Setup of oak:
## IIR_v
module IIR_v#(
    parameter DW = 16,FW = 15
)(
    input clk,rst_n,en,
    input signed [DW-1:0] din,
    output wire signed [DW-1:0] dout,
    input [31:0]index,
    output wire signed [DW+FW-1:0] dout_W
    );
==> flow/config.mk <==
export PLATFORM = sky130hd
export DESIGN_NAME = IIR_v
export DESIGN_NICKNAME = IIR_v
export VERILOG_FILES = /design/flow/design.v
export SDC_FILE = /design/flow/constraint.sdc
export NUM_CORES = 4
export LEC_CHECK = 0
export ABC_AREA = 1
export CAP_MARGIN = 20
export CORE_MARGIN = 10
export CORE_UTILIZATION = 68
export CTS_CLUSTER_DIAMETER = 346
export CTS_CLUSTER_SIZE = 100
export HOLD_SLACK_MARGIN = -0.03
export SLEW_MARGIN = 20
export TNS_END_PERCENT = 15
==> flow/constraint.sdc <==
create_clock -name core_clock -period 13.5 [get_ports {clk}]
set_input_delay 2.7000 -clock core_clock [delete_from_list [all_inputs] [get_ports {clk}]]
set_output_delay 2.7000 -clock core_clock [all_outputs]
set_load 0.01 [all_outputs]
run.sh (not shown) runs the stock make flow with config.mk's settings and CLKGATE_MAP_FILE=.
The inputs of pine differ from those of oak as listed below.
==> flow/config.mk <==
export PLATFORM = sky130hd
export DESIGN_NAME = IIR_v
export DESIGN_NICKNAME = IIR_v
export VERILOG_FILES = /design/flow/design.v
export SDC_FILE = /design/flow/constraint.sdc
export NUM_CORES = 4
export LEC_CHECK = 0
export CAP_MARGIN = 20
export CORE_MARGIN = 2
export CORE_UTILIZATION = 34
export SLEW_MARGIN = 20
==> flow/constraint.sdc <==
create_clock -name core_clock -period 13.4 [get_ports {clk}]
set_input_delay 2.6800 -clock core_clock [delete_from_list [all_inputs] [get_ports {clk}]]
set_output_delay 2.6800 -clock core_clock [all_outputs]
set_load 0.01 [all_outputs]
Results
Per the comparison of pine with oak, final non-filler cell area +about 11%; cell total in the yosys stat output -835.
Edits applied to the flow inputs when going from pine to birch:
-- flow/config.mk --
<<< pine, line 9
export CORE_MARGIN = 2
export CORE_UTILIZATION = 34
export SLEW_MARGIN = 20
>>> birch, line 9
export CORE_MARGIN = 2
export CORE_UTILIZATION = 40
export SLEW_MARGIN = 20
==> flow/constraint.sdc <==
create_clock -name core_clock -period 13.5 [get_ports {clk}]
set_input_delay 2.7000 -clock core_clock [delete_from_list [all_inputs] [get_ports {clk}]]
set_output_delay 2.7000 -clock core_clock [all_outputs]
set_load 0.01 [all_outputs]
Results
Looking only at routed length on met1, and setting everything else aside, the lower value of birch and pine goes to pine. Share of final layout cell area taken by non-clock buffers for birch is lower than for pine. Measured against pine, the number of logic stages on the critical path including buffering of birch comes out at 1.10 times the reference value. Global routing usage summed across all routing layers: birch vs pine up 3.1 points. From pine to birch the numbers moved as follows: initial cell density of the core increased by 6.1 points relative to the old numbers, average wire per standard cell increased by 2.9% relative to the old numbers. Compared with pine, birch has less setup slack. Diff pine -> birch | cell count | down by a few percent. birch — standard cell core area 18,000 µm² lower, pine as reference. NOTE: critical path's largest stage delay in birch falls short of that of pine. Compared birch vs pine, and worst hold slack is down in birch.
Relative to birch, the following input files were edited for maple:
-- flow/config.mk --
<<< birch, line 7
export LEC_CHECK = 0
export CAP_MARGIN = 20
export CORE_MARGIN = 2
export CORE_UTILIZATION = 40
export SLEW_MARGIN = 20
>>> maple, line 7
export LEC_CHECK = 0
export ABC_AREA = 1
export CAP_MARGIN = 20
export CORE_MARGIN = 10
export CORE_UTILIZATION = 59
export CTS_CLUSTER_DIAMETER = 318
export CTS_CLUSTER_SIZE = 94
export HOLD_SLACK_MARGIN = -0.07
export PLACE_DENSITY = 0.43
export SETUP_SLACK_MARGIN = -1.27
export SLEW_MARGIN = 20
export TNS_END_PERCENT = 20
--- outcome ---
Taking birch over maple, the summed standard-cell area reported by yosys ratio works out to 0.942. The lower post-route cell area of maple and birch is in maple. Going from birch to maple, routed wire length now larger, area fraction in mux cells went down. Across both runs, core utilization of the finished layout was higher for maple than for birch. Summary of maple over birch: number of inserted filler cells in the final layout shrank by about 33%; synthesized instance count grew by 835; delay contributed by the slowest stage of the critical path held steady; clock distribution area overhead in the final layout held steady.
> inputs changed (maple -> cedar)
==> flow/config.mk <==
export PLATFORM = sky130hd
export DESIGN_NAME = IIR_v
export DESIGN_NICKNAME = IIR_v
export VERILOG_FILES = /design/flow/design.v
export SDC_FILE = /design/flow/constraint.sdc
export NUM_CORES = 4
export LEC_CHECK = 0
export CAP_MARGIN = 20
export CORE_MARGIN = 2
export CORE_UTILIZATION = 66
export SLEW_MARGIN = 20
==> flow/constraint.sdc <==
create_clock -name core_clock -period 10.1 [get_ports {clk}]
set_input_delay 2.0200 -clock core_clock [delete_from_list [all_inputs] [get_ports {clk}]]
set_output_delay 2.0200 -clock core_clock [all_outputs]
set_load 0.01 [all_outputs]
### Flow results
- The layout from cedar, despite a flow that completed every stage, fails the layout checks, with the failing checks listed as setup timing.
- As of cedar, routed wire length had risen by more than 10% compared to maple.
- The chip footprint reported for cedar is smaller than that of maple by about 25%.
- cedar: synthesized net count 13% below maple
- Looking at number of instances in the synthesized netlist, cedar sits below maple.
- Comparing cedar and maple, basic-gate share of the synthesized area counting and, or, nand and nor cells is higher on maple.
- The setup TNS in cedar sits 100.28 ns below the value recorded for maple.
- cedar vs. maple: final setup slack of the worst path decreased 2.95 ns, post-place setup slack decreased 3.15 ns.

* * *

IIR_v again, from the RTL that the note above started with.
clock: 21.5 ns
lec_check: 0
abc_area: 1
cap_margin: 25
core_aspect_ratio: 0.91
core_margin: 2
core_utilization: 21
cts_cluster_size: 85
gpl_routability_driven: 1
gpl_timing_driven: 1
max_routing_layer: met4
place_density_lb_addon: 0.15
setup_slack_margin: 4.19
slew_margin: 20
Rerun with:
ABC_AREA = unset   (was 1)
CAP_MARGIN = 15   (was 25)
CORE_ASPECT_RATIO = unset   (was 0.91)
CORE_UTILIZATION = 72   (was 21)
GPL_ROUTABILITY_DRIVEN = unset   (was 1)
GPL_TIMING_DRIVEN = unset   (was 1)
PLACE_DENSITY = 0.38   (was unset)
PLACE_DENSITY_LB_ADDON = unset   (was 0.15)
SETUP_SLACK_MARGIN = unset   (was 4.19)
TNS_END_PERCENT = 5   (was unset)
clock period = 12.6 ns   (was 21.5 ns; I/O delays follow)
What happened: Now the flow finished with negative setup slack left. Utilization came out higher by 67 points. Cell area rose by a few percent. Synthesized cell count falls by about a fifth.
Rerun with:
CAP_MARGIN = 20   (was 15)
CORE_UTILIZATION = 25   (was 72)
CTS_CLUSTER_SIZE = unset   (was 85)
MAX_ROUTING_LAYER = unset   (was met4)
PLACE_DENSITY = unset   (was 0.38)
TNS_END_PERCENT = unset   (was 5)
clock period = 17.4 ns   (was 12.6 ns; I/O delays follow)
The changed run went through all stages and came out clean.
Via count falls by 17%.
Design area falls by 11%.
Global-route usage falls by 34 points.
Clock skew rises by 0.0064 ns.
First-iteration DRC count falls by 41%.
Utilization falls by 63 points.
Non-clock buffer count falls by 775.
Worst setup slack gains 1.8 ns.
Rerun with:
CORE_UTILIZATION = 72   (was 25)
SETUP_SLACK_MARGIN = -0.39   (was unset)
clock period = 4.84 ns   (was 17.4 ns; I/O delays follow)
What happened:
- The new run never finished: it broke off in global routing (5_1_grt) with GRT-0116
- die area goes down by 65%
- area after synthesis stays the same
- synthesized cell count stays the same
Rerun with:
CORE_UTILIZATION = 65   (was 72)
CTS_CLUSTER_SIZE = 58   (was unset)
MAX_ROUTING_LAYER = met4   (was unset)
SETUP_SLACK_MARGIN = unset   (was -0.39)
clock period = 12.7 ns   (was 4.84 ns; I/O delays follow)
After rerunning: The new run completed, yet does not pass: negative setup slack; synthesized area does not change; synthesized cell count stays the same; die size climbs by about 10%.
Rerun with:
CORE_UTILIZATION = 64   (was 65)
CTS_CLUSTER_SIZE = unset   (was 58)
MAX_ROUTING_LAYER = unset   (was met4)
clock period = 17.4 ns   (was 12.7 ns; I/O delays follow)
Outcome: The new run passed the timing, DRC and antenna checks; hold slack improved by 0.0037 ns; utilization decreases by 15 points; cell count fell by about 14%; final area goes down by 17%; setup slack is better by 1.5 ns; wire length falls by about 13%.

* * *

Starting RTL as in the previous note.
export LEC_CHECK = 0
export ABC_AREA = 0
export CAP_MARGIN = 25
export CORE_ASPECT_RATIO = 0.91
export CORE_MARGIN = 2
export CORE_UTILIZATION = 72
export CTS_CLUSTER_SIZE = 48
export GPL_ROUTABILITY_DRIVEN = 1
export GPL_TIMING_DRIVEN = 1
export PLACE_DENSITY_LB_ADDON = 0.15
export SETUP_SLACK_MARGIN = 1.37
export SLEW_MARGIN = 20
create_clock -name core_clock -period 13.8 [get_ports {clk}]
The starting point finished but failed the layout checks on setup timing.
Change:
Settings changed: CORE_UTILIZATION 72 to 21, CTS_CLUSTER_SIZE 48 to 85, MAX_ROUTING_LAYER from default to met4, SETUP_SLACK_MARGIN 1.37 to default.
Clock period 13.8 ns to 21.5 ns, I/O delays scaled along.
After rerunning: The new run finished clean. Setup slack is better by 3700 ps. Cell area is lower by 9.8%. Die area goes up to 3.4 times its value. Utilization goes down by 67 points. Clock-buffer cell count stays the same. Area after synthesis is unchanged. Synthesized cell count stays the same.

* * *

garnet:
The RTL this note starts from:
==> flow/design.v <==
`timescale 1ns / 1ps
module IIR2nd#(
    parameter DW = 20,FW = 15
)(
    input clk,rst_n,en,
    input signed [DW-1:0] din,
    output logic signed[DW-1:0] dout,
    input [31:0]index
);
    localparam logic signed[DW-1:0] GAIN =41;
    function automatic logic signed[DW-1:0] DEN(input [31:0] i);
        case (i)
        32'd0:  DEN = -65446;
        32'd1:  DEN = -65421;
        32'd2:  DEN = -65381;
        32'd3:  DEN = -65325;
        32'd4:  DEN = -65252;
        32'd5:  DEN = -65163;
        32'd6:  DEN = -65058;
        32'd7:  DEN = -64938;
        32'd8:  DEN = -64801;
        32'd9:  DEN = -64648;
        32'd10: DEN = -64479;
        32'd11: DEN = -64294;
        32'd12: DEN = -64094;
        32'd13: DEN = -63877;
        32'd14: DEN = -63645;
        32'd15: DEN = -63397;
        32'd16: DEN = -63134;
        32'd17: DEN = -62855;
        32'd18: DEN = -62560;
        32'd19: DEN = -62250;
        default: DEN = 0;
        endcase
    endfunction
    localparam logic signed [DW-1:0] NUM0 = 32768, NUM1 = 0, NUM2 = -32768;
    wire signed [DW-1:0] n0;
    wire signed [DW-1:0] n1;
    wire signed [DW-1:0] n2;
    wire signed [DW-1:0] d1;
    wire signed [DW-1:0] d2;
    wire signed [DW-1:0] g ;
    assign    n0      = (NUM0);
    assign    n1     = (NUM1);
    assign    n2     = (NUM2);
    assign    d1     = (DEN(index));
    assign    d2     = (32686);
    assign    g      = (GAIN);
    logic signed [DW-1:0]   z1,z0;
    wire signed [DW-1:0] pn0;
    wire signed [DW-1:0] pn1;
    wire signed [DW-1:0] pn2;
    wire signed [DW-1:0] o ;
    wire signed [DW-1:0] pd1;
    wire signed [DW-1:0] pd2;
    assign        pn0    = 
    (((DW-FW)+(DW-FW)+(FW)+(FW))'(din)*((DW-FW)+(DW-FW)+(FW)+(FW))'(n0))>>>((FW)+(FW)-(FW));
    assign        pn1    = 
    (((DW-FW)+(DW-FW)+(FW)+(FW))'(din)*((DW-FW)+(DW-FW)+(FW)+(FW))'(n1))>>>((FW)+(FW)-(FW));
    assign        pn2    = 
    (((DW-FW)+(DW-FW)+(FW)+(FW))'(din)*((DW-FW)+(DW-FW)+(FW)+(FW))'(n2))>>>((FW)+(FW)-(FW));
    assign        o     =z0 + pn0;
    assign        pd1    = 
    (((DW-FW)+(DW-FW)+(FW)+(FW))'(o)*((DW-FW)+(DW-FW)+(FW)+(FW))'(d1))>>>((FW)+(FW)-(FW));
    assign        pd2    = 
    (((DW-FW)+(DW-FW)+(FW)+(FW))'(o)*((DW-FW)+(DW-FW)+(FW)+(FW))'(d2))>>>((FW)+(FW)-(FW));
    always_ff @( posedge clk ) begin 
        if(!rst_n) begin
            z0<=0; z1<=0;dout<=0;
        end else begin
            z0<=pn1 + z1 - pd1;
            z1<=pn2 - pd2;
            dout<=
    (((DW-FW)+(DW-FW)+(FW)+(FW))'(o)*((DW-FW)+(DW-FW)+(FW)+(FW))'(g))>>>((FW)+(FW)-(FW));
        end
    end
endmodule
module IIR#(
    parameter DW = 16,EW = 4
)(
    input clk,rst_n,en,
    input signed [DW-1:0] din,
    output logic signed [DW-1:0] dout,
    input [31:0]index,
    output logic signed [DW+EW-1:0] dout_W
    );
    localparam W = DW + EW;
    logic signed [W-1:0] din_W;
    assign din_W = din;
    assign dout = dout_W;
    IIR2nd #(W,DW-1)IIR2nd_inst(
    clk,rst_n,en, din_W, dout_W,index
        );
endmodule
`timescale 1ns / 1ps
module IIR_v#(
    parameter DW = 16,FW = 15
)(
    input clk,rst_n,en,
    input signed [DW-1:0] din,
    output wire signed [DW-1:0] dout,
    input [31:0]index,
    output wire signed [DW+FW-1:0] dout_W
    );
    IIR#(
        DW,FW
    )IIR_inst(
        clk,rst_n,en,din,dout,index,dout_W
    );
endmodule
Settings: LEC_CHECK=0, CAP_MARGIN=20, CORE_MARGIN=2, CORE_UTILIZATION=71, CTS_CLUSTER_DIAMETER=235, CTS_CLUSTER_SIZE=48, SLEW_MARGIN=20; clock period 12.5 ns.
Ran to the end and failed final checks on setup timing: garnet.
diff inputs: garnet => ember
Settings: CTS_CLUSTER_SIZE changed from 48 to 99; CTS_CLUSTER_DIAMETER changed from 235 to 160; CORE_UTILIZATION changed from 71 to 72; the clock period (ns, I/O delays scaled along) changed from 12.5 to 10.1.
Findings:
ember vs garnet: final weighted congestion of routability-driven global placement down
Between garnet and ember, the flow reports vertical extent of the die decreasing slightly.
ember failed in 5_1_grt with GRT-0116.
No crash in garnet: every stage finished, but the layout fails its final checks due to setup timing.
Diff garnet -> ember | die area | decrease of 780 um^2
Post-cts gate resize count was lower in garnet than in ember.
Per the comparison of ember with garnet, xor and xnor fraction of the mapped netlist area now sits at about the same level, count of distinct cell types in the synthesized netlist saw little to no change, number of hold buffers added after CTS has remained practically unchanged, number of buffers inserted to repair setup after CTS now sits higher.
Setup changes, ember to xenon
Settings: setting PLACE_DENSITY_LB_ADDON to 0.01 for the first time; removing CTS_CLUSTER_SIZE (formerly 99); setting SETUP_SLACK_MARGIN to 1.13 for the first time; changing CTS_CLUSTER_DIAMETER from 160 to 89; changing the clock period (ns, I/O delays scaled along) from 10.1 to 4.84.
Results
Between xenon and ember, the difference in number of I/O pins is negligible.
Synthesized net count: ember vs xenon — no meaningful difference
xenon and ember ended up with nearly the same synthesized area.
Overall die height across xenon and ember: no real change.
Cmp xenon and ember / post-detailed-placement half-perimeter wirelength / higher: xenon
Relative to ember, the setup fix buffers added after clock tree synthesis measured on xenon has decreased by more than a quarter.
xenon vs ember: number of cells in the design after placement up slightly
Changes observed in xenon relative to ember: die area level; post-placement setup slack went down; number of standard cells after synthesis essentially unchanged.
FAIL for each of xenon and ember
diff inputs: xenon => nickel
Settings: CORE_UTILIZATION changed from 72 to 40; PLACE_DENSITY_LB_ADDON removed (was 0.01); SETUP_SLACK_MARGIN removed (was 1.13); CTS_CLUSTER_DIAMETER removed (was 89); the clock period (ns, I/O delays scaled along) changed from 4.84 to 13.4.
Notes after the runs:
xenon -> nickel: number of enable-type register cells in the synthesized netlist delta 0, exact match
nickel ran to completion and came out clean on the timing, DRC and antenna checks.
nickel vs. xenon: starting utilization of the core area has decreased, total instance count after detailed placement higher, die area higher.
